===== run.sh =====
#!/bin/bash
# the make line also repeats each setting of config.mk as NAME=value (left out here)
make -C /OpenROAD-flow-scripts/flow DESIGN_CONFIG=/design/flow/config.mk WORK_HOME=/design/flow/orfs CLKGATE_MAP_FILE= finish

===== config.mk =====
export PLATFORM = sky130hd
export DESIGN_NAME = mac
export DESIGN_NICKNAME = mac
export VERILOG_FILES = /design/flow/design.v
export SDC_FILE = /design/flow/constraint.sdc
export NUM_CORES = 4
export LEC_CHECK = 0
export CAP_MARGIN = 20
export CELL_PAD_IN_SITES_GLOBAL_PLACEMENT = 0
export CORE_MARGIN = 2
export CORE_UTILIZATION = 72
export CTS_CLUSTER_DIAMETER = 51
export CTS_CLUSTER_SIZE = 46
export GPL_ROUTABILITY_DRIVEN = 1
export MIN_ROUTING_LAYER = met1
export PLACE_DENSITY = 0.95
export SLEW_MARGIN = 40

===== constraint.sdc =====
create_clock -name core_clock -period 4.17 [get_ports {clk}]
set_input_delay 0.8340 -clock core_clock [delete_from_list [all_inputs] [get_ports {clk}]]
set_output_delay 0.8340 -clock core_clock [all_outputs]
set_load 0.01 [all_outputs]

===== design.v =====
`timescale 1ns / 1ps
module dsp_macro_1(
input         CLK,
input  [17:0] A,
input  [17:0] B,
input  [47:0] C,
output [47:0] P
);
reg signed [17:0] a_r, b_r;
reg        [47:0] c_r;
reg signed [35:0] m_r;
reg        [47:0] p_r0, p_r1, p_r2;
always @(posedge CLK) begin
	a_r  <= A;
	b_r  <= B;
	c_r  <= C;
	m_r  <= a_r * b_r;
	p_r0 <= {{12{m_r[35]}}, m_r} + c_r;
	p_r1 <= p_r0;
	p_r2 <= p_r1;
end
assign P = p_r2;
endmodule
`timescale 1ns / 1ps
module mul(
input clk, 
input [7:0] w, 
input [7:0] x, 
output[15:0] y
);
wire [17:0] dsp_A, dsp_B;
wire [47:0] dsp_P;
assign dsp_A = w[7]? {10'b11_1111_1111, w} : {10'b00_0000_0000, w};
assign dsp_B = x[7]? {10'b11_1111_1111, x} : {10'b00_0000_0000, x};
assign y = dsp_P[15:0];
dsp_macro_1 u_dsp(.CLK(clk), .A(dsp_A), .B(dsp_B), .C(48'b0), .P(dsp_P));
endmodule
`timescale 1ns / 1ps
module adder_tree(
input clk, 
input rstn,
input vld_i,
input [15:0] mul_00, 
input [15:0] mul_01, 
input [15:0] mul_02, 
input [15:0] mul_03, 
input [15:0] mul_04, 
input [15:0] mul_05, 
input [15:0] mul_06, 
input [15:0] mul_07,
input [15:0] mul_08, 
input [15:0] mul_09, 
input [15:0] mul_10, 
input [15:0] mul_11, 
input [15:0] mul_12, 
input [15:0] mul_13, 
input [15:0] mul_14, 
input [15:0] mul_15, 
input [15:0] mul_16,
input [15:0] mul_17,
input [15:0] mul_18, 
input [15:0] mul_19, 
input [15:0] mul_20, 
input [15:0] mul_21, 
input [15:0] mul_22, 
input [15:0] mul_23, 
input [15:0] mul_24, 
input [15:0] mul_25,
input [15:0] mul_26,
output[20:0] acc_o,
output       vld_o 
);
reg [16:0] y1_0;
reg [16:0] y1_1;
reg [16:0] y1_2;
reg [16:0] y1_3;
reg [16:0] y1_4;
reg [16:0] y1_5;
reg [16:0] y1_6;
reg [16:0] y1_7;
reg [16:0] y1_8;
reg [16:0] y1_9;
reg [16:0] y1_10;
reg [16:0] y1_11;
reg [16:0] y1_12;
reg [16:0] y1_13;
reg [17:0] y2_0;
reg [17:0] y2_1;
reg [17:0] y2_2;
reg [17:0] y2_3;
reg [17:0] y2_4;
reg [17:0] y2_5;
reg [17:0] y2_6;
reg [18:0] y3_0;
reg [18:0] y3_1;
reg [18:0] y3_2;
reg [18:0] y3_3;
reg [19:0] y4_0;
reg [19:0] y4_1;
reg [20:0] y5;
reg vld_i_d1, vld_i_d2, vld_i_d3, vld_i_d4, vld_i_d5;
always@(posedge clk, negedge rstn) begin
	if(!rstn) begin
		y1_0 <= 17'd0;
		y1_1 <= 17'd0;
		y1_2 <= 17'd0;
		y1_3 <= 17'd0;
		y1_4 <= 17'd0;
		y1_5 <= 17'd0;
		y1_6 <= 17'd0;
		y1_7 <= 17'd0;
		y1_8 <= 17'd0;
		y1_9 <= 17'd0;
		y1_10 <= 17'd0;
		y1_11 <= 17'd0;
		y1_12 <= 17'd0;
		y1_13 <= 17'd0;
	end
	else begin 
		y1_0 <= $signed(mul_00) + $signed(mul_01);
		y1_1 <= $signed(mul_02) + $signed(mul_03);
		y1_2 <= $signed(mul_04) + $signed(mul_05);
		y1_3 <= $signed(mul_06) + $signed(mul_07);
		y1_4 <= $signed(mul_08) + $signed(mul_09);
		y1_5 <= $signed(mul_10) + $signed(mul_11);
		y1_6 <= $signed(mul_12) + $signed(mul_13);
		y1_7 <= $signed(mul_14) + $signed(mul_15);
		y1_8 <= $signed(mul_16) + $signed(mul_17);
		y1_9 <= $signed(mul_18) + $signed(mul_19);
		y1_10 <= $signed(mul_20) + $signed(mul_21);
		y1_11 <= $signed(mul_22) + $signed(mul_23);
		y1_12 <= $signed(mul_24) + $signed(mul_25);
		y1_13 <= $signed(mul_26);
	end
end
always@(posedge clk, negedge rstn) begin
	if(!rstn) begin
		y2_0 <= 18'd0;
		y2_1 <= 18'd0;
		y2_2 <= 18'd0;
		y2_3 <= 18'd0;
		y2_4 <= 18'd0;
		y2_5 <= 18'd0;
		y2_6 <= 18'd0;		
	end
	else begin 
		y2_0 <= $signed(y1_0) + $signed(y1_1);
		y2_1 <= $signed(y1_2) + $signed(y1_3);
		y2_2 <= $signed(y1_4) + $signed(y1_5);
		y2_3 <= $signed(y1_6) + $signed(y1_7);
		y2_4 <= $signed(y1_8) + $signed(y1_9);
		y2_5 <= $signed(y1_10) + $signed(y1_11);
		y2_6 <= $signed(y1_12) + $signed(y1_13);
	end
end
always@(posedge clk, negedge rstn) begin
	if(!rstn) begin
		y3_0 <= 19'd0;
		y3_1 <= 19'd0;
		y3_2 <= 19'd0;
		y3_3 <= 19'd0;
	end
	else begin 
		y3_0 <= $signed(y2_0) + $signed(y2_1);
		y3_1 <= $signed(y2_2) + $signed(y2_3);
		y3_2 <= $signed(y2_4) + $signed(y2_5);
		y3_3 <= $signed(y2_6);
	end
end
always@(posedge clk, negedge rstn) begin
	if(!rstn) begin
		y4_0 <= 20'd0;
		y4_1 <= 20'd0;
	end
	else begin
		y4_0 <= $signed(y3_0) + $signed(y3_1);
		y4_1 <= $signed(y3_2) + $signed(y3_3);
    end
end
always@(posedge clk, negedge rstn) begin
	if(!rstn)
		y5 <= 21'd0;
	else
		y5 <= $signed(y4_0) + $signed(y4_1);
end
always@(posedge clk, negedge rstn) begin
	if(!rstn) begin
		vld_i_d1 <= 0;
		vld_i_d2 <= 0;
		vld_i_d3 <= 0;
		vld_i_d4 <= 0;
		vld_i_d5 <= 0;
	end
	else begin 
		vld_i_d1 <= vld_i   ;
		vld_i_d2 <= vld_i_d1;
		vld_i_d3 <= vld_i_d2;
		vld_i_d4 <= vld_i_d3;
		vld_i_d5 <= vld_i_d4;		
	end
end
assign vld_o = vld_i_d5;
assign acc_o = $signed(y5);
endmodule
`timescale 1ns / 1ps
module mac(
input clk, 
input rstn, 
input vld_i, 
input [215:0] win, 
input [215:0] din,
output[ 20:0] acc_o, 
output        vld_o
);
wire[15:0] y00;
wire[15:0] y01;
wire[15:0] y02;
wire[15:0] y03;
wire[15:0] y04;
wire[15:0] y05;
wire[15:0] y06;
wire[15:0] y07;
wire[15:0] y08;
wire[15:0] y09;
wire[15:0] y10;
wire[15:0] y11;
wire[15:0] y12;
wire[15:0] y13;
wire[15:0] y14;
wire[15:0] y15;
wire[15:0] y16;
wire[15:0] y17;
wire[15:0] y18;
wire[15:0] y19;
wire[15:0] y20;
wire[15:0] y21;
wire[15:0] y22;
wire[15:0] y23;
wire[15:0] y24;
wire[15:0] y25;
wire[15:0] y26;
reg vld_i_d0, vld_i_d1, vld_i_d2, vld_i_d3, vld_i_d4;
mul u_mul_00(.clk(clk), .w(win[  7:  0]),.x(din[  7:  0]),.y(y00));
mul u_mul_01(.clk(clk), .w(win[ 15:  8]),.x(din[ 15:  8]),.y(y01));
mul u_mul_02(.clk(clk), .w(win[ 23: 16]),.x(din[ 23: 16]),.y(y02));
mul u_mul_03(.clk(clk), .w(win[ 31: 24]),.x(din[ 31: 24]),.y(y03));
mul u_mul_04(.clk(clk), .w(win[ 39: 32]),.x(din[ 39: 32]),.y(y04));
mul u_mul_05(.clk(clk), .w(win[ 47: 40]),.x(din[ 47: 40]),.y(y05));
mul u_mul_06(.clk(clk), .w(win[ 55: 48]),.x(din[ 55: 48]),.y(y06));
mul u_mul_07(.clk(clk), .w(win[ 63: 56]),.x(din[ 63: 56]),.y(y07));
mul u_mul_08(.clk(clk), .w(win[ 71: 64]),.x(din[ 71: 64]),.y(y08));
mul u_mul_09(.clk(clk), .w(win[ 79: 72]),.x(din[ 79: 72]),.y(y09));
mul u_mul_10(.clk(clk), .w(win[ 87: 80]),.x(din[ 87: 80]),.y(y10));
mul u_mul_11(.clk(clk), .w(win[ 95: 88]),.x(din[ 95: 88]),.y(y11));
mul u_mul_12(.clk(clk), .w(win[103: 96]),.x(din[103: 96]),.y(y12));
mul u_mul_13(.clk(clk), .w(win[111:104]),.x(din[111:104]),.y(y13));
mul u_mul_14(.clk(clk), .w(win[119:112]),.x(din[119:112]),.y(y14));
mul u_mul_15(.clk(clk), .w(win[127:120]),.x(din[127:120]),.y(y15));
mul u_mul_16(.clk(clk), .w(win[135:128]),.x(din[135:128]),.y(y16));
mul u_mul_17(.clk(clk), .w(win[143:136]),.x(din[143:136]),.y(y17));
mul u_mul_18(.clk(clk), .w(win[151:144]),.x(din[151:144]),.y(y18));
mul u_mul_19(.clk(clk), .w(win[159:152]),.x(din[159:152]),.y(y19));
mul u_mul_20(.clk(clk), .w(win[167:160]),.x(din[167:160]),.y(y20));
mul u_mul_21(.clk(clk), .w(win[175:168]),.x(din[175:168]),.y(y21));
mul u_mul_22(.clk(clk), .w(win[183:176]),.x(din[183:176]),.y(y22));
mul u_mul_23(.clk(clk), .w(win[191:184]),.x(din[191:184]),.y(y23));
mul u_mul_24(.clk(clk), .w(win[199:192]),.x(din[199:192]),.y(y24));
mul u_mul_25(.clk(clk), .w(win[207:200]),.x(din[207:200]),.y(y25));
mul u_mul_26(.clk(clk), .w(win[215:208]),.x(din[215:208]),.y(y26));
always@(posedge clk, negedge rstn) begin
	if(!rstn) begin
	    vld_i_d0 <= 0;
		vld_i_d1 <= 0;
		vld_i_d2 <= 0;
		vld_i_d3 <= 0;
		vld_i_d4 <= 0;
	end
	else begin 
		vld_i_d0 <= vld_i   ;
		vld_i_d1 <= vld_i_d0;
		vld_i_d2 <= vld_i_d1;
		vld_i_d3 <= vld_i_d2;
		vld_i_d4 <= vld_i_d3;		
	end
end
adder_tree u_adder_tree(
. clk(clk), 
. rstn(rstn),
. vld_i(vld_i_d4),
. mul_00(y00), 
. mul_01(y01), 
. mul_02(y02), 
. mul_03(y03), 
. mul_04(y04), 
. mul_05(y05), 
. mul_06(y06), 
. mul_07(y07),
. mul_08(y08),
. mul_09(y09), 
. mul_10(y10), 
. mul_11(y11), 
. mul_12(y12), 
. mul_13(y13), 
. mul_14(y14), 
. mul_15(y15), 
. mul_16(y16),
. mul_17(y17), 
. mul_18(y18), 
. mul_19(y19), 
. mul_20(y20), 
. mul_21(y21), 
. mul_22(y22), 
. mul_23(y23), 
. mul_24(y24), 
. mul_25(y25),
. mul_26(y26),  
. acc_o(acc_o),
. vld_o(vld_o) 
);
endmodule

==> results of run 1 <==
per-layer routing:
metal	track usage	GRT overflow
met5	0.580	24
met4	0.781	825
met3	0.728	225
met2	0.954	1529
met1	0.799	155
repair_timing:
item,CTS
hold buffers,1
setup endpoints to repair,233
pin swaps,791
setup buffers,220
cloned,0
gates resized,1496
endpoints found under the hold margin,64
per-stage QoR:
step	TNS, ns	hold slack [ns]	setup slack, ns
2_1_floorplan	-51.88	0.310	-0.759
3_3_place_gp	-78.32	0.310	-0.801
3_5_place_dp	-121.23	0.312	-1.15
4_1_cts	-130.08	0.281	-1.14
==> CHANGELOG.md, run 1 <==
### Implementation results

- Top-count cell post-synth: inv_1
- Die x size: 485 um
- PortBufs: 456
- Run-stopping error: [ERROR GRT-0116] Global routing finished with congestion. Check the congestion regions in the DRC Viewer.
- Clock Tree Buf Depth: 3
- Root Buffer: clkbuf_16
- Post-Place Cell Area: 0.188 sq mm
- Ys async rst share: 0.191
- Rows: 176
- Fa+ha+maj area frac: 0.379
- MUX area fraction: 0.000256
- Yosys top cell by area: dfxtp_1
- Simple-Gate Fraction of Synth Area: 0.0979
- Seq share, synth: 0.336
- Grt ovf: 2,758
- Post-Synth XOR/XNOR Area: 0.0589
- Mapped Cells: 15,600
- Chip Height: 485 um
- Yosys cell count: 15,600
- YS warnings: 3
- Status: did not finish
- Num CTS Buffers: 211
- CTS sink cnt: 2,669
- Post-synth EDFFs: 0
- Global-route usage over all layers: 0.820
- Failing step: global routing
- Routability cong.: 0.950
- Core Region: 0.230 sq mm
- Synth logic family: adder cells
- Commonest flop: dfxtp_1
- Nets at Floorplan: 19,900
- Yosys stat area: 0.166 sq mm
- Post-synth top cells: inv_1 (3,383), dfxtp_1 (2,160), ha_1 (1,961), fa_1 (1,927), and2_1 (1,127)
- Fp util: 0.724
- Registers, synthesis: 2,669
- Hpwl dp: 354,000 um
- CTS H-tree depth: 4
- Synth Area in Compound Gates: 0.0486
- Top cells, area: dfxtp_1 (26%), fa_1 (23%), ha_1 (15%)
- # IOs: 457
- Die area: 0.235 sq mm
- Syn Area/Cell: 10.7 sq um
- Dominant cell area share: 0.260
- Distinct cells, synth: 68
- Post-Place Cells: 20,400
- Area of the mapped netlist: 0.166 sq mm
==> inputs of run 2 (changes only) <==
Settings changed: CELL_PAD_IN_SITES_GLOBAL_PLACEMENT 0 to not set, CTS_CLUSTER_DIAMETER 51 to 393, CTS_CLUSTER_SIZE 46 to 14, GPL_ROUTABILITY_DRIVEN 1 to not set, MIN_ROUTING_LAYER met1 to not set, PLACE_DENSITY 0.95 to not set, PLACE_DENSITY_LB_ADDON set to 0.2, SETUP_SLACK_MARGIN set to -0.27, SLEW_MARGIN 40 to 20.
Clock period 4.17 ns to 4.29 ns, I/O delays scaled along.
==> CHANGELOG.md, run 2 <==
### Metrics

- Synth-to-Final Area Change: 20.0%
- Setup violators final: 191
- Nets at Floorplan: 19,900 (unchanged)
- Reg2reg path depth: 19
- OpenROAD warning count: 31
- Worst R2R End: u_mul_16.u_dsp.m_r[15]
- Status: failed layout checks
- Clock transition at path regs: 0.08 ns
- Yosys stat area: 0.166 sq mm (unchanged)
- # IOs: 457 (unchanged)
- Global-route usage over all layers: 0.324
- Ys async rst share: 0.191 (unchanged)
- Final WL: 421,000 um
- Fa+ha+maj area frac: 0.379 (unchanged)
- Top cells, area: dfxtp_1 (26%), fa_1 (23%), ha_1 (15%)
- Area of the mapped netlist: 0.166 sq mm (unchanged)
- Fin crit share: 1.22
- Post-synth top cells: inv_1 (3,383), dfxtp_1 (2,160), ha_1 (1,961), fa_1 (1,927), and2_1 (1,127)
- Setup ws final: -0.956 ns
- Post-Place Cells: 20,400 (+0.044%)
- WHS Endpoint: u_mul_10.u_dsp.p_r0[11]
- CTS sink cnt: 2,669 (unchanged)
- Crit. End Element: register
- Top layer reached by signal wires: met5
- Root Buffer: clkbuf_16
- Slowest CP cell: fa_1
- Commonest flop: dfxtp_1
- PortBufs: 456 (unchanged)
- WP data required: 5.08 ns
- CP peak stage delay: 0.60 ns
- CP Depth: 19
- CTS H-tree depth: 4 (unchanged)
- Critical path launch point type: register
- RSZ-0062 raised after global routing: yes
- YS warnings: 3 (unchanged)
- Hold path depth: 0
- Core Region: 0.230 sq mm (unchanged)
- MUX area fraction: 0.000256 (unchanged)
- Rel. slew slack: 0.266
- Vias/cell: 5.52
- Hold WS: 0.308 ns
- CP max FO: 7
- Metal-1 WL: 150,000 um
- Fmax: 191 MHz
- Routability cong.: 0.917 (-3.5%)
- Antenna viol nets, final: 0
- Dominant cell area share: 0.260 (unchanged)
- HP Class: reg -> reg
- Simple-Gate Fraction of Synth Area: 0.0979 (unchanged)
- Post-Synth XOR/XNOR Area: 0.0589 (unchanged)
- Top-count cell post-synth: inv_1
- Drt drc: 0
- Num CTS Buffers: 208 (-1.4%)
- CP most frequent cell: fa_1
- R2r setup slk: -0.96 ns
- Grt ovf: 0
- CP Class: reg -> reg
- Clk latency late pin: 0.89 ns
- Nets: 22,100
- Hpwl dp: 288,000 um (-19%)
- Chip Height: 485 um (unchanged)
- Buf+Inv Stages, Crit Path: 7
- Yosys cell count: 15,600 (unchanged)
- DR WL met2: 217,000 um
- Synth Area in Compound Gates: 0.0486 (unchanged)
- Final hold vios: 0
- Minimum clock period: 5.25 ns
- Critical-path cell list: and2_4, fa_1, inv_2, buf_4, fa_1, inv_1, fa_1, inv_1, fa_1, inv_1, fa_1, inv_1, fa_1, inv_1, ha_1, or2_2, a21oi_2, a21oi_2, xnor2_1
- Yosys top cell by area: dfxtp_1
- Critical Path Start: u_mul_16.u_dsp.a_r[16]
- Global-route wire length before repair: 610,000 um
- Max_cap viols: 0
- Layout Skew: 0.0426 ns
- Seq share, synth: 0.336 (unchanged)
- Post-layout util: 0.869
- FF-to-FF Start: u_mul_16.u_dsp.a_r[16]
- SO Faults: negative setup slack
- Rows: 176 (unchanged)
- Fp util: 0.724 (unchanged)
- Starting DRT DRC Count: 6,994
- Registers, synthesis: 2,669 (unchanged)
- Max Slew Vio Count: 0
- Clock Tree Buf Depth: 3 (unchanged)
- TritonCTS clock tree: built
- Synth logic family: adder cells
- Initial antenna violation count: 31
- Crit path to: u_mul_16.u_dsp.m_r[15]
- Vias in the first global route: 123,000
- Die area: 0.235 sq mm (unchanged)
- Average wire per standard cell: 20.1 um
- WP data arrival: 6.04 ns
- DP Worst Slack: -0.897 ns (+0.255 ns)
- Die x size: 485 um (unchanged)
- Metal3 WL: 20,900 um
- Syn Area/Cell: 10.7 sq um (unchanged)
- Distinct cells, synth: 68 (unchanged)
- Largest net degree at the start of global routing: 97
- Post-synth EDFFs: 0 (unchanged)
- Via count: 116,000
- Worst Tran Pin Value: 1.10 ns
- Finished Layout Cells: 20,900
- DRT Pass-1 Iters: 8
- Crit-path leading delay family: adder cells
- Hold path startpoint: u_mul_10.u_dsp.m_r[11]
- Mapped Cells: 15,600 (unchanged)
==> run 2: final cells by class <==
cell class              count  area [sq um]
multi-input cells        9433        104000
flip-flops and latches   2669         56500
fillers                 10400         30200
repair buffers           2047         17300
inverters                3383         12700
clock buffers             297          5600
well taps                3026          3790
clock inverters            11           153
diodes                     54           135
==> run 2: what timing repair did <==
item / 4_1_cts / 5_1_grt
endpoints found under the hold margin: 19 / 0
resized: 640 / 967
pin swaps: 546 / 595
hold buffers: 1 / 0
setup endpoints to repair: 150 / 176
setup buffers: 71 / 105
==> run 2: layer usage <==
| layer | track usage | up-vias |
|---|---|---|
| li1 | - | 52400 |
| met1 | 0.372 | 57000 |
| met2 | 0.585 | 4287 |
| met3 | 0.0396 | 1882 |
| met4 | 0.181 | 12 |
| met5 | 0 | - |
==> run 2: stage by stage <==
stage / setup TNS (ns) / instance area [sq um]
2_1_floorplan: -39.47 / 168000
3_3_place_gp: -63.27 / 187000
3_5_place_dp: -78.45 / 187000
4_1_cts: -70.97 / 195000
5_1_grt: -118.69 / 200000
6_report: -92.31 / 200000
==> inputs of run 3 (changes only) <==
Settings changed: CAP_MARGIN 20 to 40, CTS_CLUSTER_DIAMETER 393 to not set, CTS_CLUSTER_SIZE 14 to 99, HOLD_SLACK_MARGIN set to 0.28, SETUP_SLACK_MARGIN -0.27 to 0.85.
Clock period 4.29 ns to 5.09 ns, I/O delays scaled along.
==> CHANGELOG.md, run 3 <==
### Metrics

- Ys async rst share: 0.191 (unchanged)
- Buf+Inv Stages, Crit Path: 6 (-1)
- Nets at Floorplan: 19,900 (unchanged)
- Synth logic family: adder cells
- Root Buffer: clkbuf_16
- Hold path depth: 0 (unchanged)
- Num CTS Buffers: 284 (+37%)
- Critical-path cell list: and2_4, fa_2, inv_4, fa_1, inv_2, fa_1, inv_2, fa_1, inv_1, fa_1, inv_2, fa_1, inv_2, ha_4, nand3_2, nand2_1, a41o_1, o41ai_2, xnor2_1
- WHS Endpoint: u_mul_20.u_dsp.p_r1[13]
- R2r setup slk: -0.00004 ns (+0.96 ns)
- Worst Tran Pin Value: 0.960 ns (-0.137 ns)
- # IOs: 457 (unchanged)
- Global-route wire length before repair: 569,000 um (-6.7%)
- Final hold vios: 0 (unchanged)
- MUX area fraction: 0.000256 (unchanged)
- Layout Skew: 0.0613 ns (+0.0187 ns)
- Finished Layout Cells: 19,800 (-5.5%)
- Fmax: 196 MHz (+3.1%)
- Critical Path Start: u_mul_11.u_dsp.a_r[16]
- Registers, synthesis: 2,669 (unchanged)
- Post-synth top cells: inv_1 (3,383), dfxtp_1 (2,160), ha_1 (1,961), fa_1 (1,927), and2_1 (1,127)
- Top cells, area: dfxtp_1 (26%), fa_1 (23%), ha_1 (15%)
- Global-route usage over all layers: 0.301 (-0.0225)
- Yosys stat area: 0.166 sq mm (unchanged)
- Mapped Cells: 15,600 (unchanged)
- Average wire per standard cell: 17.8 um (-12%)
- SO Faults: negative setup slack
- Logic area: 0.101 sq mm (-2.0%)
- CP max FO: 8 (+1)
- Setup ws final: -0.0000400 ns (+0.956 ns)
- WP data arrival: 5.93 ns (-0.11 ns)
- Clk latency late pin: 0.94 ns (+0.05 ns)
- Clock Tree Buf Depth: 4 (+1)
- CP Depth: 19 (unchanged)
- Vias/cell: 5.32 (-3.6%)
- TritonCTS clock tree: built
- Filler instances: 12,600 (+21%)
- Yosys cell count: 15,600 (unchanged)
- Hpwl dp: 266,000 um (-7.6%)
- Die x size: 485 um (unchanged)
- Synth Area in Compound Gates: 0.0486 (unchanged)
- Status: failed layout checks
- DRT Pass-1 Iters: 5 (-3)
- Slowest CP cell: fa_2
- Grt ovf: 0 (unchanged)
- CTS H-tree depth: 5 (+1)
- Distinct cells, synth: 68 (unchanged)
- Max_cap viols: 0 (unchanged)
- FF-to-FF Start: u_mul_11.u_dsp.a_r[16]
- Crit-path leading delay family: adder cells
- Fin crit share: 1.00 (-0.223)
- Top-count cell post-synth: inv_1
- Design area: 0.191 sq mm (-4.4%)
- Hold path startpoint: u_mul_20.u_dsp.p_r0[13]
- Max Slew Vio Count: 0 (unchanged)
- Largest net degree at the start of global routing: 105 (+8.2%)
- Starting DRT DRC Count: 5,267 (-25%)
- DP Worst Slack: -0.0639 ns (+0.833 ns)
- Crit path to: u_mul_11.u_dsp.m_r[14]
- Commonest flop: dfxtp_1
- Post-Place Cell Area: 0.178 sq mm (-4.9%)
- Post-Synth XOR/XNOR Area: 0.0589 (unchanged)
- Seq share, synth: 0.336 (unchanged)
- Simple-Gate Fraction of Synth Area: 0.0979 (unchanged)
- CP Class: reg -> reg
- Clock transition at path regs: 0.06 ns (-0.02 ns)
- Final WL: 352,000 um (-16%)
- CP most frequent cell: fa_1
- Rel. slew slack: 0.351 (+0.0852)
- CP peak stage delay: 0.61 ns (about the same)
- Yosys top cell by area: dfxtp_1
- CTS sink cnt: 2,669 (unchanged)
- Antenna viol nets, final: 0 (unchanged)
- Die area: 0.235 sq mm (unchanged)
- Post-synth EDFFs: 0 (unchanged)
- Via count: 105,000 (-8.9%)
- Fp util: 0.724 (unchanged)
- Routability cong.: 0.920 (+0.31%)
- Fa+ha+maj area frac: 0.379 (unchanged)
- Syn Area/Cell: 10.7 sq um (unchanged)
- HP Class: reg -> reg
- WP data required: 5.93 ns (+0.85 ns)
- OpenROAD warning count: 33 (+6.5%)
- RSZ-0062 raised after global routing: yes
- Critical path launch point type: register
- Nets: 20,800 (-5.5%)
- Drt drc: 0 (unchanged)
- Core Region: 0.230 sq mm (unchanged)
- Dominant cell area share: 0.260 (unchanged)
- Crit. End Element: register
- Chip Height: 485 um (unchanged)
- Reg area: 0.0565 sq mm (about the same)
- Area of the mapped netlist: 0.166 sq mm (unchanged)
- YS warnings: 3 (unchanged)
- PortBufs: 456 (unchanged)
- Worst R2R End: u_mul_11.u_dsp.m_r[14]
- Vias in the first global route: 115,000 (-7.2%)
- Reg2reg path depth: 19 (unchanged)
- Post-Place Cells: 19,100 (-6.5%)
- Synth-to-Final Area Change: 14.7%
- Minimum clock period: 5.09 ns (-0.156 ns)
- Rows: 176 (unchanged)
- Initial antenna violation count: 20 (-35%)
- Setup violators final: 1 (-99%)
-- run 3: timing repair --
| action | in CTS | in global routing |
|---|---|---|
| endpoints found under the setup margin | 188 | 211 |
| setup buffers | 120 | 45 |
| endpoints found under the hold margin | 90 | 0 |
| hold buffers | 1 | 0 |
| pin swaps | 287 | 263 |
| gates resized | 349 | 414 |
-- run 3: layer usage --
metal | wire length, um | global-route usage
met5 | 23 | 0
met4 | 22100 | 0.160
met3 | 13300 | 0.0355
met2 | 180000 | 0.534
met1 | 136000 | 0.360
-- run 3: cell type report --
| class | count | share of cell area |
|---|---|---|
| timing repair buffer | 747 | 0.0362 |
| clock inverter | 131 | 0.00747 |
| multi-input combinational | 9433 | 0.532 |
| antenna | 21 | 0.000275 |
| sequential | 2669 | 0.296 |
| inverter | 3383 | 0.0667 |
| tap | 3026 | 0.0198 |
| clock buffer | 363 | 0.0420 |
-- run 3: metrics by stage --
step                         TNS, ns  hold WS (ns)   util
after detailed placement     -0.0677         0.312  0.772
after global placement             0         0.310  0.772
after global routing          -0.696         0.307  0.830
after CTS                          0         0.285  0.822
after floorplan                    0         0.310      -
final                     -0.0000400         0.268  0.830
==> inputs of run 4 (changes only) <==
Settings changed: ABC_AREA set to 1, CAP_MARGIN 40 to 20, CELL_PAD_IN_SITES_GLOBAL_PLACEMENT set to 0, CTS_CLUSTER_DIAMETER set to 51, CTS_CLUSTER_SIZE 99 to 46, GPL_ROUTABILITY_DRIVEN set to 1, HOLD_SLACK_MARGIN 0.28 to not set, MIN_ROUTING_LAYER set to met1, PLACE_DENSITY set to 0.35, PLACE_DENSITY_LB_ADDON 0.2 to not set, SETUP_SLACK_MARGIN 0.85 to not set, SLEW_MARGIN 20 to 0.
Clock period 5.09 ns to 3.59 ns, I/O delays scaled along.
==> CHANGELOG.md, run 4 <==
### Metrics

- Status: failed layout checks
- SO Faults: negative setup slack
- Distinct cells, synth: 49 (-28%)
- Crit path to: u_mul_10.u_dsp.m_r[14]
- Layout Skew: 0.0814 ns (+0.0201 ns)
- HP Class: in -> reg
- FF-to-FF Start: u_mul_10.u_dsp.a_r[16]
- Slowest CP cell: fa_2
- Antenna viol nets, final: 0 (unchanged)
- Fp util: 0.723 (-0.00110)
- DP Worst Slack: -1.53 ns (-1.46 ns)
- Fmax: 167 MHz (-15%)
- Top-count cell post-synth: inv_1
- Largest net degree at the start of global routing: 141 (+34%)
- Crit-path leading delay family: adder cells
- Minimum clock period: 6.00 ns (+0.908 ns)
- Post-synth EDFFs: 0 (unchanged)
- TritonCTS clock tree: built
- Vias in the first global route: 150,000 (+31%)
- Grt ovf: 0 (unchanged)
- CTS H-tree depth: 4 (-1)
- Filler instances: 9,248 (-26%)
- Core Region: 0.243 sq mm (+5.6%)
- Seq share, synth: 0.319 (-0.0173)
- Hold path depth: 1 (+1)
- Final WL: 581,000 um (+65%)
- Mapped Cells: 19,400 (+24%)
- Post-layout util: 0.906 (+0.0760)
- Initial antenna violation count: 55 (+180%)
- OpenROAD warning count: 39 (+18%)
- Critical Path Start: u_mul_10.u_dsp.a_r[16]
- Yosys top cell by area: dfxtp_1
- DRT Pass-1 Iters: 10 (+5)
- Vias/cell: 5.85 (+10%)
- Num CTS Buffers: 226 (-20%)
- WP data arrival: 6.79 ns (+0.86 ns)
- Ys async rst share: 0.191 (unchanged)
- Synth-to-Final Area Change: 25.4%
- Nets at Floorplan: 23,700 (+19%)
- Simple-Gate Fraction of Synth Area: 0.118 (+0.0200)
- WHS Endpoint: u_mul_16.u_dsp.a_r[2]
- Fin crit share: 1.67 (+0.671)
- Synth logic family: adder cells
- Hpwl dp: 338,000 um (+27%)
- Die area: 0.248 sq mm (+5.4%)
- Drt drc: 0 (unchanged)
- Post-Synth XOR/XNOR Area: 0.0429 (-0.0161)
- Setup violators final: 282 (+281)
- CTS sink cnt: 2,669 (unchanged)
- Fa+ha+maj area frac: 0.360 (-0.0196)
- Die x size: 498 um (+2.7%)
- Final hold vios: 0 (unchanged)
- CP peak stage delay: 0.88 ns (+0.27 ns)
- Rel. slew slack: 0.435 (+0.0838)
- CP Depth: 18 (-1)
- YS warnings: 3 (unchanged)
- Average wire per standard cell: 23.2 um (+31%)
- Yosys cell count: 19,400 (+24%)
- Crit. End Element: register
- Yosys stat area: 0.176 sq mm (+5.4%)
- Dominant cell area share: 0.246 (-0.0134)
- Via count: 147,000 (+39%)
- Routability cong.: 0.955 (+3.9%)
- RSZ-0062 raised after global routing: yes
- Critical path launch point type: register
- Top cells, area: dfxtp_1 (25%), fa_1 (22%), ha_1 (14%)
- CP Class: reg -> reg
- Worst R2R End: u_mul_10.u_dsp.m_r[14]
- Syn Area/Cell: 9.05 sq um (-15%)
- Setup ws final: -2.41 ns (-2.41 ns)
- Rows: 181 (+2.8%)
- MUX area fraction: 0 (-0.000256)
- # IOs: 457 (unchanged)
- Starting DRT DRC Count: 14,600 (+180%)
- Hold WS: 0.177 ns (-0.0913 ns)
- CP max FO: 5 (-3)
- Buf+Inv Stages, Crit Path: 7 (+1)
- Clock Tree Buf Depth: 4 (unchanged)
- Global-route usage over all layers: 0.392 (+0.0905)
- Hold path startpoint: win[130]
- Post-synth top cells: inv_1 (5,077), nand2_1 (3,886), dfxtp_1 (2,160), ha_1 (1,961), fa_1 (1,927)
- Clk latency late pin: 0.97 ns (+0.03 ns)
- Root Buffer: clkbuf_16
- Critical-path cell list: nand2_4, fa_2, buf_6, buf_6, fa_1, inv_2, fa_1, inv_1, fa_1, inv_1, fa_1, inv_1, fa_1, inv_1, ha_4, a21oi_2, o2111ai_4, xor2_1
- Global-route wire length before repair: 771,000 um (+35%)
- Synth Area in Compound Gates: 0.0407 (-0.00787)
- PortBufs: 456 (unchanged)
- Commonest flop: dfxtp_1
- Reg2reg path depth: 18 (-1)
- CP most frequent cell: fa_1
- Max Slew Vio Count: 0 (unchanged)
- Max_cap viols: 0 (unchanged)
- Chip Height: 498 um (+2.7%)
- Registers, synthesis: 2,669 (unchanged)
- Area of the mapped netlist: 0.176 sq mm (+5.4%)
- Clock transition at path regs: 0.12 ns (+0.06 ns)
- WP data required: 4.38 ns (-1.55 ns)
- Nets: 26,000 (+25%)
- Worst Tran Pin Value: 0.844 ns (-0.116 ns)
- R2r setup slk: -2.41 ns (-2.41 ns)
==> run 4: layout make-up <==
cell class	instances	area (sq um)	area share
sequential	2669	56700	0.258
multi-input combinational	11200	109000	0.496
tap	3202	4010	0.0182
inverter	5102	19200	0.0874
clock buffer	232	5770	0.0262
antenna	25	62.6	0.000284
clock inverter	184	3990	0.0181
timing repair buffer	2441	21000	0.0956
==> run 4: per-layer routing <==
layer / GRT usage / wire length (um) / up-vias
li1: - / - / 61900
met5: 0 / 320 / -
met3: 0.0608 / 55700 / 4601
met2: 0.696 / 275000 / 10400
met1: 0.443 / 190000 / 69700
met4: 0.241 / 60300 / 44
==> run 4: repair_timing <==
action | in CTS | in global routing
hold buffers | 1 | 0
resized | 1395 | 1103
setup buffers | 166 | 155
pin swaps | 855 | 908
hold endpoints to repair | 35 | 0
setup endpoints to repair | 273 | 282
==> run 4: through the flow <==
step | TNS, ns | cell area [sq um] | instances
2_1_floorplan | -148.55 | 182000 | 19400
3_5_place_dp | -247.72 | 200000 | 24400
4_1_cts | -228.05 | 215000 | 24900
3_3_place_gp | -225.67 | 200000 | 24400
5_1_grt | -333.71 | 220000 | 25000
6_report | -302.32 | 220000 | 25000
==> inputs of run 5 (changes only) <==
Settings changed: CTS_CLUSTER_DIAMETER 51 to 292, CTS_CLUSTER_SIZE 46 to not set, PLACE_DENSITY 0.35 to not set, PLACE_DENSITY_LB_ADDON set to 0.28.
Clock period 3.59 ns to 3.58 ns, I/O delays scaled along.
==> CHANGELOG.md, run 5 <==
### Implementation results

- Registers, synthesis: 2,669 (unchanged)
- Distinct cells, synth: 49 (unchanged)
- Seq share, synth: 0.319 (unchanged)
- Mapped Cells: 19,400 (unchanged)
- DP Worst Slack: -1.51 ns (+0.0164 ns)
- Die area: 0.248 sq mm (unchanged)
- Routability cong.: 0.941 (-1.5%)
- Fa+ha+maj area frac: 0.360 (unchanged)
- Status: did not finish
- Post-Place Cell Area: 0.200 sq mm (about the same)
- Global-route usage over all layers: 0.623
- Top-count cell post-synth: inv_1
- Post-synth EDFFs: 0 (unchanged)
- Simple-Gate Fraction of Synth Area: 0.118 (unchanged)
- Commonest flop: dfxtp_1
- CTS H-tree depth: 5 (+1)
- Failing step: global routing
- Yosys stat area: 0.176 sq mm (unchanged)
- Yosys top cell by area: dfxtp_1
- CTS sink cnt: 2,669 (unchanged)
- Dominant cell area share: 0.246 (unchanged)
- Run-stopping error: [ERROR GRT-0232] Routing congestion too high. Check the congestion heatmap in the GUI.
- # IOs: 457 (unchanged)
- Post-synth top cells: inv_1 (5,077), nand2_1 (3,886), dfxtp_1 (2,160), ha_1 (1,961), fa_1 (1,927)
- Synth Area in Compound Gates: 0.0407 (unchanged)
- Syn Area/Cell: 9.05 sq um (unchanged)
- Fp util: 0.723 (unchanged)
- Die x size: 498 um (unchanged)
- Chip Height: 498 um (unchanged)
- Rows: 181 (unchanged)
- Clock Tree Buf Depth: 4 (unchanged)
- Top cells, area: dfxtp_1 (25%), fa_1 (22%), ha_1 (14%)
- Core Region: 0.243 sq mm (unchanged)
- Synth logic family: adder cells
- Root Buffer: clkbuf_16
- Nets at Floorplan: 23,700 (unchanged)
- Hpwl dp: 348,000 um (+3.0%)
- MUX area fraction: 0 (unchanged)
- Ys async rst share: 0.191 (unchanged)
- Num CTS Buffers: 282 (+25%)
- Yosys cell count: 19,400 (unchanged)
- Post-Synth XOR/XNOR Area: 0.0429 (unchanged)
- YS warnings: 3 (unchanged)
- Grt ovf: 48
- PortBufs: 456 (unchanged)
- Area of the mapped netlist: 0.176 sq mm (unchanged)
-- run 5: per-stage QoR --
stage	util	instances
after detailed placement	0.825	24400
after CTS	0.881	25000
after global placement	0.825	24400
after floorplan	-	19400
-- run 5: routing by layer --
layer / global-route usage / GRT overflow
met3: 0.420 / 13
met5: 0.222 / 0
met2: 0.832 / 8
met1: 0.623 / 0
met4: 0.595 / 27
-- run 5: what timing repair did --
item                        CTS
resized                    1042
buffers inserted            127
pin swaps                   702
setup endpoints to repair   278
hold endpoints to repair     39
hold buffers                  1
==> inputs of run 6 (changes only) <==
Settings changed: CAP_MARGIN 20 to 15, CELL_PAD_IN_SITES_GLOBAL_PLACEMENT 0 to not set, CTS_CLUSTER_DIAMETER 292 to 28, CTS_CLUSTER_SIZE set to 44, GPL_ROUTABILITY_DRIVEN 1 to not set, HOLD_SLACK_MARGIN set to -0.08, MIN_ROUTING_LAYER met1 to not set, PLACE_DENSITY_LB_ADDON 0.28 to not set, SETUP_SLACK_MARGIN set to 0.02, SLEW_MARGIN 0 to 20.
Clock period 3.58 ns to 3.06 ns, I/O delays scaled along.
==> CHANGELOG.md, run 6 <==
### Implementation results

- CTS sink cnt: 2,669 (unchanged)
- Failing step: global routing
- Routability cong.: 0.949 (+0.89%)
- Post-Synth XOR/XNOR Area: 0.0429 (unchanged)
- Post-synth top cells: inv_1 (5,077), nand2_1 (3,886), dfxtp_1 (2,160), ha_1 (1,961), fa_1 (1,927)
- Yosys cell count: 19,400 (unchanged)
- Top-count cell post-synth: inv_1
- Yosys stat area: 0.176 sq mm (unchanged)
- PortBufs: 456 (unchanged)
- Post-synth EDFFs: 0 (unchanged)
- Seq share, synth: 0.319 (unchanged)
- Mapped Cells: 19,400 (unchanged)
- Distinct cells, synth: 49 (unchanged)
- Die area: 0.248 sq mm (unchanged)
- MUX area fraction: 0 (unchanged)
- Area of the mapped netlist: 0.176 sq mm (unchanged)
- Commonest flop: dfxtp_1
- Synth logic family: adder cells
- Post-Place Cells: 24,400 (+0.11%)
- Top cells, area: dfxtp_1 (25%), fa_1 (22%), ha_1 (14%)
- Root Buffer: clkbuf_16
- Nets at Floorplan: 23,700 (unchanged)
- YS warnings: 3 (unchanged)
- Syn Area/Cell: 9.05 sq um (unchanged)
- Status: did not finish
- Fa+ha+maj area frac: 0.360 (unchanged)
- Hpwl dp: 332,000 um (-4.8%)
- # IOs: 457 (unchanged)
- Fp util: 0.723 (unchanged)
- Core Region: 0.243 sq mm (unchanged)
- Die x size: 498 um (unchanged)
- Clock Tree Buf Depth: 4 (unchanged)
- Dominant cell area share: 0.246 (unchanged)
- Ys async rst share: 0.191 (unchanged)
- Synth Area in Compound Gates: 0.0407 (unchanged)
- Registers, synthesis: 2,669 (unchanged)
- DP Worst Slack: -2.04 ns (-0.529 ns)
- Num CTS Buffers: 440 (+56%)
- Yosys top cell by area: dfxtp_1
- Rows: 181 (unchanged)
- CTS H-tree depth: 5 (unchanged)
- Simple-Gate Fraction of Synth Area: 0.118 (unchanged)
- Chip Height: 498 um (unchanged)
[run 6: repair_timing]
action	in CTS
hold buffers	1
hold endpoints to repair	56
setup endpoints to repair	298
gates resized	1243
pin swaps	777
setup buffers	155
[run 6: stage by stage]
step	area [sq um]	hold slack [ns]	utilization
after floorplan	182000	0.310	-
after global placement	201000	0.310	0.826
after detailed placement	201000	0.312	0.826
after CTS	222000	0.0657	0.913
==> inputs of run 7 (changes only) <==
Settings changed: CAP_MARGIN 15 to 20, CELL_PAD_IN_SITES_GLOBAL_PLACEMENT set to 0, CORE_ASPECT_RATIO set to 1.07, CTS_CLUSTER_DIAMETER 28 to 51, CTS_CLUSTER_SIZE 44 to 41, GPL_ROUTABILITY_DRIVEN set to 1, HOLD_SLACK_MARGIN -0.08 to 0.29, MIN_ROUTING_LAYER set to met1, PLACE_DENSITY_LB_ADDON set to 0.01, SETUP_SLACK_MARGIN 0.02 to -0.14, SLEW_MARGIN 20 to 0.
Clock period 3.06 ns to 3.47 ns, I/O delays scaled along.
==> CHANGELOG.md, run 7 <==
### Implementation results

- Ys async rst share: 0.191 (unchanged)
- Simple-Gate Fraction of Synth Area: 0.118 (unchanged)
- Post-Synth XOR/XNOR Area: 0.0429 (unchanged)
- Chip Height: 515 um (+3.4%)
- Synth logic family: adder cells
- Run-stopping error: [ERROR GRT-0232] Routing congestion too high. Check the congestion heatmap in the GUI.
- Yosys top cell by area: dfxtp_1
- Seq share, synth: 0.319 (unchanged)
- Yosys stat area: 0.176 sq mm (unchanged)
- Status: did not finish
- Die x size: 481 um (-3.3%)
- Nets at Floorplan: 23,700 (unchanged)
- PortBufs: 456 (unchanged)
- CTS H-tree depth: 4 (-1)
- Syn Area/Cell: 9.05 sq um (unchanged)
- Mapped Cells: 19,400 (unchanged)
- Yosys cell count: 19,400 (unchanged)
- Num CTS Buffers: 213 (-52%)
- Fa+ha+maj area frac: 0.360 (unchanged)
- Post-synth top cells: inv_1 (5,077), nand2_1 (3,886), dfxtp_1 (2,160), ha_1 (1,961), fa_1 (1,927)
- Top cells, area: dfxtp_1 (25%), fa_1 (22%), ha_1 (14%)
- Synth Area in Compound Gates: 0.0407 (unchanged)
- Clock Tree Buf Depth: 4 (unchanged)
- Area of the mapped netlist: 0.176 sq mm (unchanged)
- Routability cong.: 0.955 (+0.61%)
- Failing step: global routing
- Rows: 187 (+3.3%)
- Hpwl dp: 339,000 um (+2.2%)
- CTS sink cnt: 2,669 (unchanged)
- Post-synth EDFFs: 0 (unchanged)
- Distinct cells, synth: 49 (unchanged)
- Registers, synthesis: 2,669 (unchanged)
- Commonest flop: dfxtp_1
- Grt ovf: 176
- Fp util: 0.724 (+0.00112)
- Die area: 0.248 sq mm (about the same)
- Top-count cell post-synth: inv_1
- YS warnings: 3 (unchanged)
- # IOs: 457 (unchanged)
- Dominant cell area share: 0.246 (unchanged)
- Core Region: 0.242 sq mm (-0.15%)
- Root Buffer: clkbuf_16
- MUX area fraction: 0 (unchanged)
- Global-route usage over all layers: 0.612
[run 7: stage by stage]
step	setup WS, ns	cells	cell area [sq um]	setup TNS (ns)
2_1_floorplan	-1.34	19400	182000	-177.55
3_3_place_gp	-1.44	24400	201000	-265.76
3_5_place_dp	-1.64	24400	201000	-286.33
4_1_cts	-1.45	25300	218000	-269.58
[run 7: timing repair]
item / 4_1_cts
setup buffers: 99
gates resized: 996
hold buffers: 420
endpoints found under the hold margin: 756
endpoints found under the setup margin: 271
pin swaps: 664
[run 7: routing by layer]
| metal | track usage | GRT overflow |
|---|---|---|
| met5 | 0.126 | 1 |
| met4 | 0.602 | 97 |
| met3 | 0.370 | 4 |
| met2 | 0.851 | 72 |
| met1 | 0.608 | 2 |
==> inputs of run 8 (changes only) <==
Settings changed: ABC_AREA 1 to not set, CORE_ASPECT_RATIO 1.07 to not set, CTS_CLUSTER_SIZE 41 to 46, PLACE_DENSITY set to 0.82, PLACE_DENSITY_LB_ADDON 0.01 to not set, SETUP_SLACK_MARGIN -0.14 to 1.26.
Clock period 3.47 ns to 4.85 ns, I/O delays scaled along.
==> CHANGELOG.md, run 8 <==
### Metrics

- Via count: 109,000
- Fin Setup TNS: -4.07 ns
- Buf+Inv Stages, Crit Path: 6
- Antenna viol nets, final: 0
- Die x size: 485 um (+0.73%)
- Yosys top cell by area: dfxtp_1
- CTS H-tree depth: 4 (unchanged)
- Hold path depth: 0
- SO Faults: negative setup slack
- CP max FO: 8
- CP Class: reg -> reg
- DRT Pass-1 Iters: 8
- Post-synth top cells: inv_1 (3,383), dfxtp_1 (2,160), ha_1 (1,961), fa_1 (1,927), and2_1 (1,127)
- Initial antenna violation count: 22
- WHS Endpoint: u_mul_20.u_dsp.p_r1[5]
- FF-to-FF Start: u_mul_21.u_dsp.a_r[16]
- Final WL: 380,000 um
- Rows: 176 (-5.9%)
- # IOs: 457 (unchanged)
- Synth-to-Final Area Change: 18.1%
- Nets: 21,200
- HP Class: reg -> reg
- Setup violators final: 60
- Fin crit share: 1.06
- Drt drc: 0
- Reg2reg path depth: 18
- TritonCTS clock tree: built
- Worst Tran Pin Value: 0.800 ns
- Ys async rst share: 0.191 (unchanged)
- Area of the mapped netlist: 0.166 sq mm (-5.2%)
- Starting DRT DRC Count: 5,866
- Critical path launch point type: register
- Yosys cell count: 15,600 (-20%)
- CP most frequent cell: fa_1
- Top cells, area: dfxtp_1 (26%), fa_1 (23%), ha_1 (15%)
- Clock Tree Buf Depth: 3 (-1)
- Post-layout util: 0.855
- Syn Area/Cell: 10.7 sq um (+18%)
- Filler instances: 11,500
- WP data required: 5.62 ns
- Setup ws final: -0.294 ns
- Global-route usage over all layers: 0.306
- MUX area fraction: 0.000256 (+0.000256)
- Routability cong.: 0.921 (-3.5%)
- R2r setup slk: -0.29 ns
- Die area: 0.235 sq mm (-5.1%)
- Critical Path Start: u_mul_21.u_dsp.a_r[16]
- Hold WS: 0.301 ns
- RSZ-0062 raised after global routing: yes
- Slowest CP cell: fa_2
- Yosys stat area: 0.166 sq mm (-5.2%)
- Finished Layout Cells: 20,200
- CTS sink cnt: 2,669 (unchanged)
- Synth Area in Compound Gates: 0.0486 (+0.00787)
- YS warnings: 3 (unchanged)
- Clk latency late pin: 0.89 ns
- Vias in the first global route: 117,000
- Seq share, synth: 0.336 (+0.0173)
- Fp util: 0.724 (about the same)
- Global-route wire length before repair: 577,000 um
- Final hold vios: 0
- Crit-path leading delay family: adder cells
- Distinct cells, synth: 68 (+39%)
- Minimum clock period: 5.14 ns
- WP data arrival: 5.91 ns
- Dominant cell area share: 0.260 (+0.0134)
- Grt ovf: 0
- Max Slew Vio Count: 0
- Fa+ha+maj area frac: 0.379 (+0.0196)
- Largest net degree at the start of global routing: 116
- Nets at Floorplan: 19,900 (-16%)
- Clock transition at path regs: 0.10 ns
- Status: failed layout checks
- CP peak stage delay: 0.59 ns
- Critical-path cell list: and2_4, fa_2, buf_6, fa_1, fa_1, inv_2, fa_1, inv_1, fa_1, inv_1, fa_1, inv_2, ha_4, buf_6, a31oi_4, o21ai_4, o41ai_4, xnor2_1
- Hold path startpoint: u_mul_20.u_dsp.p_r0[5]
- Layout Skew: 0.0473 ns
- Average wire per standard cell: 18.8 um
- Core Region: 0.230 sq mm (-5.2%)
- Worst R2R End: u_mul_21.u_dsp.m_r[14]
- Root Buffer: clkbuf_16
- Commonest flop: dfxtp_1
- Crit. End Element: register
- Vias/cell: 5.39
- Max_cap viols: 0
- Post-Place Cells: 19,500 (-20%)
- CP Depth: 18
- PortBufs: 456 (unchanged)
- Fmax: 194 MHz
- Chip Height: 485 um (-5.8%)
- Simple-Gate Fraction of Synth Area: 0.0979 (-0.0200)
- DP Worst Slack: -0.220 ns (+1.42 ns)
- Post-synth EDFFs: 0 (unchanged)
- Design area: 0.197 sq mm
- Post-Place Cell Area: 0.180 sq mm (-10%)
- Mapped Cells: 15,600 (-20%)
- Registers, synthesis: 2,669 (unchanged)
- Num CTS Buffers: 214 (+0.47%)
- Crit path to: u_mul_21.u_dsp.m_r[14]
- Synth logic family: adder cells
- OpenROAD warning count: 33
- Hpwl dp: 272,000 um (-20%)
- Rel. slew slack: 0.461
- Top-count cell post-synth: inv_1
- Post-Synth XOR/XNOR Area: 0.0589 (+0.0161)
==> run 8: timing repair <==
action | CTS | global route
endpoints found under the hold margin | 81 | 0
buffers inserted | 74 | 110
resized | 424 | 1063
hold buffers | 2 | 0
pin swaps | 439 | 602
setup endpoints to repair | 261 | 270
==> run 8: cell type report <==
cell class              instances  area [sq um]  share of cell area
multi-input cells            9433        103000               0.526
flip-flops and latches       2669         56600               0.288
inverters                    3383         12700              0.0647
repair buffers               1213         10700              0.0546
clock buffers                 228          5600              0.0285
well taps                    3026          3790              0.0193
clock inverters               181          3720              0.0189
diodes                         22          55.1            0.000280
==> run 8: metal layers <==
| layer | part of all wire | track usage | vias up |
|---|---|---|---|
| li1 | - | - | 50700 |
| met1 | 0.37 | 0.358 | 53700 |
| met3 | 0.038 | 0.0346 | 1280 |
| met5 | 0.000034 | 0 | - |
| met2 | 0.52 | 0.551 | 2860 |
| met4 | 0.068 | 0.166 | 2 |
==> inputs of run 9 (changes only) <==
Settings changed: CELL_PAD_IN_SITES_DETAIL_PLACEMENT set to 2, CELL_PAD_IN_SITES_GLOBAL_PLACEMENT 0 to not set, CORE_UTILIZATION 72 to 40, CTS_CLUSTER_DIAMETER 51 to not set, CTS_CLUSTER_SIZE 46 to not set, GPL_ROUTABILITY_DRIVEN 1 to not set, HOLD_SLACK_MARGIN 0.29 to 0.06, MIN_ROUTING_LAYER met1 to not set, PLACE_DENSITY 0.82 to not set, SETUP_SLACK_MARGIN 1.26 to 0.41, SLEW_MARGIN 0 to 20.
Clock period 4.85 ns to 3.99 ns, I/O delays scaled along.
==> CHANGELOG.md, run 9 <==
### Implementation results

- Post-synth top cells: inv_1 (3,383), dfxtp_1 (2,160), ha_1 (1,961), fa_1 (1,927), and2_1 (1,127)
- Post-Synth XOR/XNOR Area: 0.0589 (unchanged)
- Post-synth EDFFs: 0 (unchanged)
- DP Worst Slack: -1.82 ns (-1.60 ns)
- YS warnings: 3 (unchanged)
- Global-route usage over all layers: 0.647
- Simple-Gate Fraction of Synth Area: 0.0979 (unchanged)
- Synth Area in Compound Gates: 0.0486 (unchanged)
- Yosys stat area: 0.166 sq mm (unchanged)
- Yosys cell count: 15,600 (unchanged)
- Clock Tree Buf Depth: 4 (+1)
- Ys async rst share: 0.191 (unchanged)
- # IOs: 457 (unchanged)
- Fp util: 0.402 (-0.322)
- Failing step: global routing
- Commonest flop: dfxtp_1
- Rows: 236 (+34%)
- PortBufs: 456 (unchanged)
- Die x size: 649 um (+34%)
- Yosys top cell by area: dfxtp_1
- Syn Area/Cell: 10.7 sq um (unchanged)
- Status: did not finish
- Area of the mapped netlist: 0.166 sq mm (unchanged)
- Mapped Cells: 15,600 (unchanged)
- Top-count cell post-synth: inv_1
- CTS sink cnt: 2,669 (unchanged)
- Dominant cell area share: 0.260 (unchanged)
- Num CTS Buffers: 307 (+43%)
- Top cells, area: dfxtp_1 (26%), fa_1 (23%), ha_1 (15%)
- Seq share, synth: 0.336 (unchanged)
- Routability cong.: 0.846 (-8.2%)
- Core Region: 0.414 sq mm (+80%)
- Grt ovf: 244
- Nets at Floorplan: 19,900 (unchanged)
- Fa+ha+maj area frac: 0.379 (unchanged)
- Distinct cells, synth: 68 (unchanged)
- Root Buffer: clkbuf_16
- Die area: 0.421 sq mm (+79%)
- MUX area fraction: 0.000256 (unchanged)
- Registers, synthesis: 2,669 (unchanged)
- Synth logic family: adder cells
- Chip Height: 649 um (+34%)
- Run-stopping error: [ERROR GRT-0232] Routing congestion too high. Check the congestion heatmap in the GUI.
- Hpwl dp: 548,000 um (+100%)
- CTS H-tree depth: 5 (+1)
-- run 9: what timing repair did --
item,4_1_cts
endpoints found under the hold margin,71
resized,1810
hold buffers,1
setup buffers,218
pin swaps,849
endpoints found under the setup margin,294
-- run 9: per-layer routing --
metal  global-route usage  GRT overflow
met2                0.830           100
met4                0.641           111
met3                0.511            21
met1                0.605             7
met5                0.376             5
-- run 9: metrics by stage --
| stage | util | TNS [ns] | area (sq um) | cells | hold slack, ns |
|---|---|---|---|---|---|
| floorplan | - | -77.72 | 171000 | 15600 | 0.310 |
| global placement | 0.467 | -128.82 | 193000 | 23000 | 0.310 |
| detailed placement | 0.467 | -227.29 | 193000 | 23000 | 0.313 |
| CTS | 0.514 | -222.81 | 212000 | 23800 | 0.179 |
==> inputs of run 10 (changes only) <==
Settings changed: ABC_AREA set to 1, CELL_PAD_IN_SITES_GLOBAL_PLACEMENT set to 3, CORE_ASPECT_RATIO set to 1.04, CORE_UTILIZATION 40 to 47, CTS_CLUSTER_DIAMETER set to 109, GPL_ROUTABILITY_DRIVEN set to 0, GPL_TIMING_DRIVEN set to 0, HOLD_SLACK_MARGIN 0.06 to 0.15, MAX_ROUTING_LAYER set to met4, MIN_ROUTING_LAYER set to met2, PLACE_DENSITY set to 0.68, SETUP_SLACK_MARGIN 0.41 to 0.79, SLEW_MARGIN 20 to 35.
Clock period 3.99 ns to 3.46 ns, I/O delays scaled along.
==> CHANGELOG.md, run 10 <==
### Implementation results

- Status: did not finish
- Failing step: clock tree synthesis
- Run-stopping error: [ERROR DPL-0033] detailed placement checks failed during check placement.
- Commonest flop: dfxtp_1
- Seq share, synth: 0.319 (-0.0173)
- Die area: 0.378 sq mm (-10%)
- Top-count cell post-synth: inv_1
- Die x size: 603 um (-7.1%)
- MUX area fraction: 0 (-0.000256)
- Area of the mapped netlist: 0.176 sq mm (+5.4%)
- Fp util: 0.473 (+0.0705)
- Fa+ha+maj area frac: 0.360 (-0.0196)
- Registers, synthesis: 2,669 (unchanged)
- Mapped Cells: 19,400 (+24%)
- Core Region: 0.371 sq mm (-10%)
- Synth Area in Compound Gates: 0.0407 (-0.00787)
- Yosys stat area: 0.176 sq mm (+5.4%)
- Syn Area/Cell: 9.05 sq um (-15%)
- Rows: 228 (-3.4%)
- Yosys cell count: 19,400 (+24%)
- Post-synth top cells: inv_1 (5,077), nand2_1 (3,886), dfxtp_1 (2,160), ha_1 (1,961), fa_1 (1,927)
- # IOs: 457 (unchanged)
- Post-Place Cells: 24,800 (+7.7%)
- Chip Height: 627 um (-3.4%)
- Dominant cell area share: 0.246 (-0.0134)
- Post-Synth XOR/XNOR Area: 0.0429 (-0.0161)
- Synth logic family: adder cells
- PortBufs: 456 (unchanged)
- Yosys top cell by area: dfxtp_1
- Simple-Gate Fraction of Synth Area: 0.118 (+0.0200)
- Post-synth EDFFs: 0 (unchanged)
- Top cells, area: dfxtp_1 (25%), fa_1 (22%), ha_1 (14%)
- Ys async rst share: 0.191 (unchanged)
- Nets at Floorplan: 23,700 (+19%)
- Distinct cells, synth: 49 (-28%)
- Hpwl dp: 492,000 um (-10%)
- YS warnings: 3 (unchanged)
run 10: stage by stage:
stage,instance area (sq um),setup slack (ns),utilization
after floorplan,182000,-1.35,-
after global placement,193000,-20.73,0.520
after detailed placement,193000,-2.39,0.521
==> inputs of run 11 (changes only) <==
Settings changed: CELL_PAD_IN_SITES_DETAIL_PLACEMENT 2 to not set, CELL_PAD_IN_SITES_GLOBAL_PLACEMENT 3 to not set, CORE_ASPECT_RATIO 1.04 to not set, CORE_UTILIZATION 47 to 72, CTS_CLUSTER_DIAMETER 109 to not set, GPL_ROUTABILITY_DRIVEN 0 to not set, GPL_TIMING_DRIVEN 0 to not set, HOLD_SLACK_MARGIN 0.15 to not set, MAX_ROUTING_LAYER met4 to not set, MIN_ROUTING_LAYER met2 to not set, PLACE_DENSITY 0.68 to 0.36, SETUP_SLACK_MARGIN 0.79 to not set, SLEW_MARGIN 35 to 20, TNS_END_PERCENT set to 10.
Clock period 3.46 ns to 3.35 ns, I/O delays scaled along.
==> CHANGELOG.md, run 11 <==
### Metrics

- Status: failed layout checks
- SO Faults: antenna violations, negative setup slack
- Ys async rst share: 0.191 (unchanged)
- Buf+Inv Stages, Crit Path: 6
- Worst Tran Pin Value: 0.771 ns
- WP data required: 4.14 ns
- Initial antenna violation count: 26
- RSZ-0062 raised after global routing: yes
- Seq share, synth: 0.319 (unchanged)
- CTS sink cnt: 2,669
- Routability cong.: 0.953
- Core Region: 0.243 sq mm (-35%)
- CP Depth: 19
- Post-Synth XOR/XNOR Area: 0.0429 (unchanged)
- Crit. End Element: register
- WP data arrival: 5.94 ns
- Minimum clock period: 5.15 ns
- Root Buffer: clkbuf_16
- Area of the mapped netlist: 0.176 sq mm (unchanged)
- Hpwl dp: 331,000 um (-33%)
- Top cells, area: dfxtp_1 (25%), fa_1 (22%), ha_1 (14%)
- Registers, synthesis: 2,669 (unchanged)
- CP max FO: 7
- Global-route wire length before repair: 707,000 um
- Clock Tree Buf Depth: 4
- Clock transition at path regs: 0.07 ns
- Final hold vios: 0
- Crit-path leading delay family: adder cells
- Mapped Cells: 19,400 (unchanged)
- Nets: 25,900
- Max_cap viols: 0
- Simple-Gate Fraction of Synth Area: 0.118 (unchanged)
- Setup violators final: 296
- CP most frequent cell: inv_2
- Rel. slew slack: 0.486
- WHS Endpoint: u_mul_09.u_dsp.a_r[6]
- Yosys top cell by area: dfxtp_1
- Vias in the first global route: 142,000
- YS warnings: 3 (unchanged)
- Grt ovf: 0
- Synth-to-Final Area Change: 19.7%
- Num CTS Buffers: 283
- OpenROAD warning count: 35
- CTS H-tree depth: 5
- Layout Skew: 0.0538 ns
- MUX area fraction: 0 (unchanged)
- R2r setup slk: -1.80 ns
- Die x size: 498 um (-17%)
- Critical path launch point type: register
- Hold path startpoint: win[78]
- Antenna viol nets, final: 1
- Chip Height: 498 um (-21%)
- Dominant cell area share: 0.246 (unchanged)
- Fin crit share: 1.54
- Reg2reg path depth: 19
- Starting DRT DRC Count: 9,092
- Via count: 132,000
- Critical Path Start: u_mul_20.u_dsp.a_r[16]
- CP peak stage delay: 0.64 ns
- # IOs: 457 (unchanged)
- Synth logic family: adder cells
- HP Class: in -> reg
- PortBufs: 456 (unchanged)
- Worst R2R End: u_mul_20.u_dsp.m_r[15]
- Die area: 0.248 sq mm (-35%)
- Rows: 181 (-21%)
- Top-count cell post-synth: inv_1
- Slowest CP cell: fa_2
- Global-route usage over all layers: 0.356
- Commonest flop: dfxtp_1
- Yosys stat area: 0.176 sq mm (unchanged)
- Fa+ha+maj area frac: 0.360 (unchanged)
- Largest net degree at the start of global routing: 68
- TritonCTS clock tree: built
- DRT Pass-1 Iters: 9
- CP Class: reg -> reg
- Clk latency late pin: 0.96 ns
- Distinct cells, synth: 49 (unchanged)
- Drt drc: 0
- Average wire per standard cell: 17.7 um
- Critical-path cell list: nand2_4, inv_2, fa_2, buf_6, fa_2, fa_1, inv_2, fa_1, inv_2, fa_2, inv_2, fa_2, inv_2, ha_4, a21o_1, a221oi_2, nand3_2, nand3_1, nand2_1
- Setup ws final: -1.80 ns
- Synth Area in Compound Gates: 0.0407 (unchanged)
- Vias/cell: 5.26
- Post-synth EDFFs: 0 (unchanged)
- Crit path to: u_mul_20.u_dsp.m_r[15]
- Syn Area/Cell: 9.05 sq um (unchanged)
- Post-synth top cells: inv_1 (5,077), nand2_1 (3,886), dfxtp_1 (2,160), ha_1 (1,961), fa_1 (1,927)
- Fp util: 0.723 (+0.250)
- Max Slew Vio Count: 0
- Fin Setup TNS: -337.11 ns
- Fmax: 194 MHz
- Hold path depth: 1
- FF-to-FF Start: u_mul_20.u_dsp.a_r[16]
- Yosys cell count: 19,400 (unchanged)
- Final WL: 443,000 um
- Post-layout util: 0.866
- Nets at Floorplan: 23,700 (unchanged)
run 11: per-layer routing:
layer,track usage,routed length (um)
met1,0.430,171000
met2,0.626,221000
met3,0.0463,24300
met4,0.179,26300
met5,0,113
run 11: timing repair:
item                                   in CTS  in global routing
setup endpoints to repair                 296                297
endpoints found under the hold margin      53                  0
resized                                   480                479
hold buffers                                1                  0
pin swaps                                 227                267
setup buffers                              34                 39
run 11: stage by stage:
| stage | cell area, sq um | instances | hold WS, ns | setup slack [ns] |
|---|---|---|---|---|
| finish | 210000 | 25000 | 0.145 | -1.80 |
| global route | 210000 | 25000 | 0.122 | -1.92 |
| CTS | 208000 | 25000 | 0.0993 | -1.69 |
| detailed placement | 197000 | 24400 | 0.312 | -1.72 |
| global placement | 197000 | 24400 | 0.310 | -1.63 |
| floorplan | 177000 | 19400 | 0.310 | -1.46 |
run 11: cell type report:
| type | instances | area (sq um) |
|---|---|---|
| Sequential cell | 2669 | 56300 |
| Timing Repair Buffer | 2326 | 19000 |
| Clock inverter | 131 | 1520 |
| Clock buffer | 367 | 8030 |
| Multi-Input combinational cell | 11200 | 102000 |
| Tap cell | 3202 | 4010 |
| Fill cell | 12300 | 32600 |
| Inverter | 5102 | 19200 |
| Antenna cell | 13 | 32.5 |
